== try-garnet ==
Design ClockTest, start of the top module:
module ClockTest(
	input clk,
	input rst,
	input btn,
	output reg [6:0] seg,  
	output reg [3:0] an,
	output reg buttons_pressed, 
	output reg buttons_released 
);
For scale: about 5700 cells after synthesis, roughly 100 flip-flops, roughly 35000 um^2 of cells after synthesis.
clock: 55.3 ns
lec_check: 0
abc_area: 1
cap_margin: 0
cell_pad_in_sites_detail_placement: 0
cell_pad_in_sites_global_placement: 2
core_margin: 3
core_utilization: 64
cts_cluster_diameter: 111
cts_cluster_size: 24
gpl_routability_driven: 0
gpl_timing_driven: 0
hold_slack_margin: 0.19
max_routing_layer: met5
place_density_lb_addon: 0.11
setup_slack_margin: 5.0
slew_margin: 20
tns_end_percent: 40
run.sh (not shown) runs the stock make flow with config.mk's settings and CLKGATE_MAP_FILE=.
Seen in the log of try-garnet: FLW-0024 during global placement without I/O, after which the run never completed.
Input changes introduced in try-indigo (baseline for comparison: try-garnet):
==> flow/config.mk <==
export PLATFORM = sky130hd
export DESIGN_NAME = ClockTest
export DESIGN_NICKNAME = ClockTest
export VERILOG_FILES = /design/flow/design.v
export SDC_FILE = /design/flow/constraint.sdc
export NUM_CORES = 4
export LEC_CHECK = 0
export ABC_AREA = 1
export CAP_MARGIN = 20
export CORE_MARGIN = 2
export CORE_UTILIZATION = 70
export PLACE_DENSITY_LB_ADDON = 0.01
export SLEW_MARGIN = 20
==> flow/constraint.sdc <==
create_clock -name core_clock -period 25.9 [get_ports {clk}]
set_input_delay 5.1800 -clock core_clock [delete_from_list [all_inputs] [get_ports {clk}]]
set_output_delay 5.1800 -clock core_clock [all_outputs]
set_load 0.01 [all_outputs]
--- outcome ---
- try-indigo: flow completed, timing, DRC and antenna clean
- Core utilization before placement: try-indigo vs try-garnet up 5.5 points
- Measured against try-indigo, the area of the die of try-garnet comes out at 1.11 times the reference value.
- In the reports for try-indigo and try-garnet, the larger height of the die belongs to try-garnet.
The inputs of try-quartz differ from those of try-indigo as listed below.
--- a/flow/config.mk
+++ b/flow/config.mk
@@ -11,3 +11,5 @@
 export CORE_UTILIZATION = 70
-export PLACE_DENSITY_LB_ADDON = 0.01
+export CTS_CLUSTER_SIZE = 85
+export HOLD_SLACK_MARGIN = -0.1
+export MAX_ROUTING_LAYER = met4
 export SLEW_MARGIN = 20
==> flow/constraint.sdc <==
create_clock -name core_clock -period 45.2 [get_ports {clk}]
set_input_delay 9.0400 -clock core_clock [delete_from_list [all_inputs] [get_ports {clk}]]
set_output_delay 9.0400 -clock core_clock [all_outputs]
set_load 0.01 [all_outputs]
==> comparison <==
- try-quartz has completed all stages; timing, DRC and antenna checks passed.
- When try-quartz is measured against try-indigo, its number of gates resized after cts turns out 6 lower.
- Compared with try-indigo, in try-quartz final total power decreased about 40%, cell count decreased about 2.4%, wire length decreased 4.4%.
What try-raven does differently from try-quartz at the input level:
--- a/flow/config.mk
+++ b/flow/config.mk
@@ -10,6 +10,4 @@
 export CORE_MARGIN = 2
-export CORE_UTILIZATION = 70
-export CTS_CLUSTER_SIZE = 85
-export HOLD_SLACK_MARGIN = -0.1
-export MAX_ROUTING_LAYER = met4
+export CORE_UTILIZATION = 72
+export PLACE_DENSITY = 0.4
 export SLEW_MARGIN = 20
==> flow/constraint.sdc <==
create_clock -name core_clock -period 27.1 [get_ports {clk}]
set_input_delay 5.4200 -clock core_clock [delete_from_list [all_inputs] [get_ports {clk}]]
set_output_delay 5.4200 -clock core_clock [all_outputs]
set_load 0.01 [all_outputs]
Findings:
try-raven finished every stage and its layout cleared the timing, DRC and antenna checks.
Diff try-quartz -> try-raven: number of cells on the worst hold path comparable, combinational logic power went up 64%, clock skew held steady.
try-quartz → try-raven: worst setup margin moved down; post-route met1 wirelength moved down; post-DP HPWL up 1.6%.


The RTL this note starts from:
==> flow/design.v <==
`timescale 1ns / 1ps
module button_debounce (
    input clk,        
    input rst,        
    input button_in,  
    output reg button_out  
);
    parameter integer DEBOUNCE_TIME = 200; 
    reg [19:0] counter;
    reg button_state;
    always @(posedge clk or posedge rst) begin
        if (rst) begin
            counter <= 0;
            button_state <= 0;
            button_out <= 0;
        end else begin
            if (button_in != button_state) begin
                counter <= counter + 1;
                if (counter >= DEBOUNCE_TIME) begin
                    button_state <= button_in;
                    button_out <= button_in;
                    counter <= 0;
                end
            end else begin
                counter <= 0;
            end
        end
    end
endmodule
`timescale 1ns / 1ps
module operatorremainder(
    input [35:0] n,
    output reg is_multiple
);
	parameter DIVISOR = 20000;
	reg [35:0] temp;
	reg [35:0] quotient;
	reg [35:0] remainder;
	integer i;
	always @(*) begin
        temp = n;
        quotient = 0;
        remainder = 0;
        for (i = 35; i >= 0; i = i - 1) begin
            quotient = (quotient << 1) | (temp[i] ? 1'b1 : 1'b0);
            if (quotient >= DIVISOR) begin
                quotient = quotient - DIVISOR;
                remainder = (remainder << 1) | 1'b1;
            end else begin
                remainder = (remainder << 1);
            end
        end
        is_multiple = (quotient == 0);
    end
endmodule
`timescale 1ns / 1ps
module ClockTest(
	input clk,
	input rst,
	input btn,
	output reg [6:0] seg,  
	output reg [3:0] an,
	output reg buttons_pressed, 
	output reg buttons_released 
);
	wire is_divisible;  
   reg [7:0] counter;  
   reg [35:0] cnt;	 
   wire buttons_out;
	reg buttons_out_prev;
   wire [6:0] segments [15:0];  
	reg [3:0] ones;  
   reg [3:0] tens;  
	reg [3:0] s_ones;  
	reg [3:0] s_tens;  
   reg [6:0] refresh_counter;  
   reg refresh_flag;	 
   reg [7:0] clk_display;  
      assign segments[0] = 7'b1000000;   
      assign segments[1] = 7'b1111001;   
      assign segments[2] = 7'b0100100;   
      assign segments[3] = 7'b0110000;   
      assign segments[4] = 7'b0011001;   
      assign segments[5] = 7'b0010010;   
      assign segments[6] = 7'b0000010;   
      assign segments[7] = 7'b1111000;   
      assign segments[8] = 7'b0000000;   
      assign segments[9] = 7'b0010000;   
      assign segments[10] = 7'b0001000;  
      assign segments[11] = 7'b0000011;  
      assign segments[12] = 7'b1000110;  
      assign segments[13] = 7'b0100001;  
      assign segments[14] = 7'b0000110;  
      assign segments[15] = 7'b0001110;  
   button_debounce debounce (
		.clk(clk),
		.rst(rst),
		.button_in(btn),
		.button_out(buttons_out)
   );
   operatorremainder remainder (
        .n(cnt),
        .is_multiple(is_divisible)
    );
   always @ (posedge clk or posedge rst) begin
      if (rst) begin  
         cnt <= 0;
         counter <= 0;
			ones <= 0;
			tens <= 0;
			s_ones <= 0;
			s_tens <= 0;
			clk_display <= 0;
			buttons_out_prev <= 0;
			buttons_pressed <= 0;
			buttons_released <= 0;
      end else begin
			if(cnt == 1_200_000 -1) begin 
				cnt <= 0;
				ones <= 0;
				tens <= 0;
				s_ones <= 0;
				s_tens <= 0;
				clk_display <= 0;
			end else begin
			if (is_divisible) begin 
				if(clk_display == 60) begin
					s_ones <= 0;
					s_tens <= 0;
				end else begin
					clk_display <= clk_display+1;
					if(s_ones == 9) begin
						s_ones <= 0;
						s_tens <= s_tens + 1;
					end else begin
						s_ones <= s_ones + 1;
					end
				end
			end
			buttons_out_prev <= buttons_out;
			buttons_pressed <= (buttons_out & ~buttons_out_prev);	  
			buttons_released <= (~buttons_out & buttons_out_prev);  
			if (buttons_pressed) begin
				if (ones == 9) begin
					ones <= 0;
					if (tens == 9) begin
						tens <= 0;
					end else begin
						tens <= tens + 1;
					end
				end else begin
				ones <= ones + 1;
				end
			end
			cnt <= cnt + 1;
         end   
      end
   end
	always @(posedge clk or posedge rst) begin
		if (rst) begin
			refresh_counter <= 0;
			refresh_flag <= 0;
		end else begin
		refresh_counter <= refresh_counter + 1;
		if (refresh_counter == 250) begin   
			refresh_counter <= 0;
			refresh_flag <= ~refresh_flag;
		end
		end
	end
	always @(posedge clk or posedge rst) begin
		if (rst) begin
			seg <= 7'b1111111;
			an <= 4'b1111;
		end else
		case (refresh_counter[6:5])
			2'b00: begin
				seg <= segments[ones];
				an <= 4'b1110; 
			end
			2'b01: begin
				seg <= segments[tens];
				an <= 4'b1101; 
			end
				2'b10: begin
				seg <= segments[s_ones];
				an <= 4'b1011; 
			end
				2'b11: begin
				seg <= segments[s_tens];
				an <= 4'b0111; 
			end
		endcase
end
endmodule
clock: 7.41 ns
lec_check: 0
abc_area: 1
cap_margin: 20
core_aspect_ratio: 0.7
core_margin: 2
core_utilization: 72
cts_cluster_diameter: 373
cts_cluster_size: 10
hold_slack_margin: 0.3
place_density_lb_addon: 0.12
setup_slack_margin: 2.18
slew_margin: 20
The starting point died in detailed placement (DPL-0033).
Change:
- CORE_ASPECT_RATIO: 0.7 -> unset
- CTS_CLUSTER_DIAMETER: 373 -> unset
- CTS_CLUSTER_SIZE: 10 -> unset
- HOLD_SLACK_MARGIN: 0.3 -> unset
- MAX_ROUTING_LAYER: unset -> met4
- PLACE_DENSITY_LB_ADDON: 0.12 -> 0.01
- SETUP_SLACK_MARGIN: 2.18 -> 2.71
- clock period: 7.41 -> 25.9 ns (I/O delays scaled with it)
Result: The changed run went through all stages and came out clean; area after synthesis stays the same; die size hardly moves; synthesized cell count is unchanged.
Change:
- ABC_AREA: 1 -> unset
- CORE_UTILIZATION: 72 -> 40
- MAX_ROUTING_LAYER: met4 -> unset
- PLACE_DENSITY_LB_ADDON: 0.01 -> unset
- SETUP_SLACK_MARGIN: 2.71 -> unset
- clock period: 25.9 -> 46.0 ns (I/O delays scaled with it)
Result:
- The new run passed the timing, DRC and antenna checks
- synthesized cell count falls by 25%
- utilization falls by 42 points
- sequential power falls by 39%
- clock-buffer cell count is unchanged
Change:
- CORE_UTILIZATION: 40 -> 8
- clock period: 46.0 -> 65.0 ns (I/O delays scaled with it)
- worst hold slack is about the same
- routed wire length is higher by 3.8%
- sequential power is lower by 29%
- critical path depth is higher by 7
- flip-flop count stays the same
- clock power is lower by 27%
Power figures rest on the tool's default switching activity, not on a simulated workload.
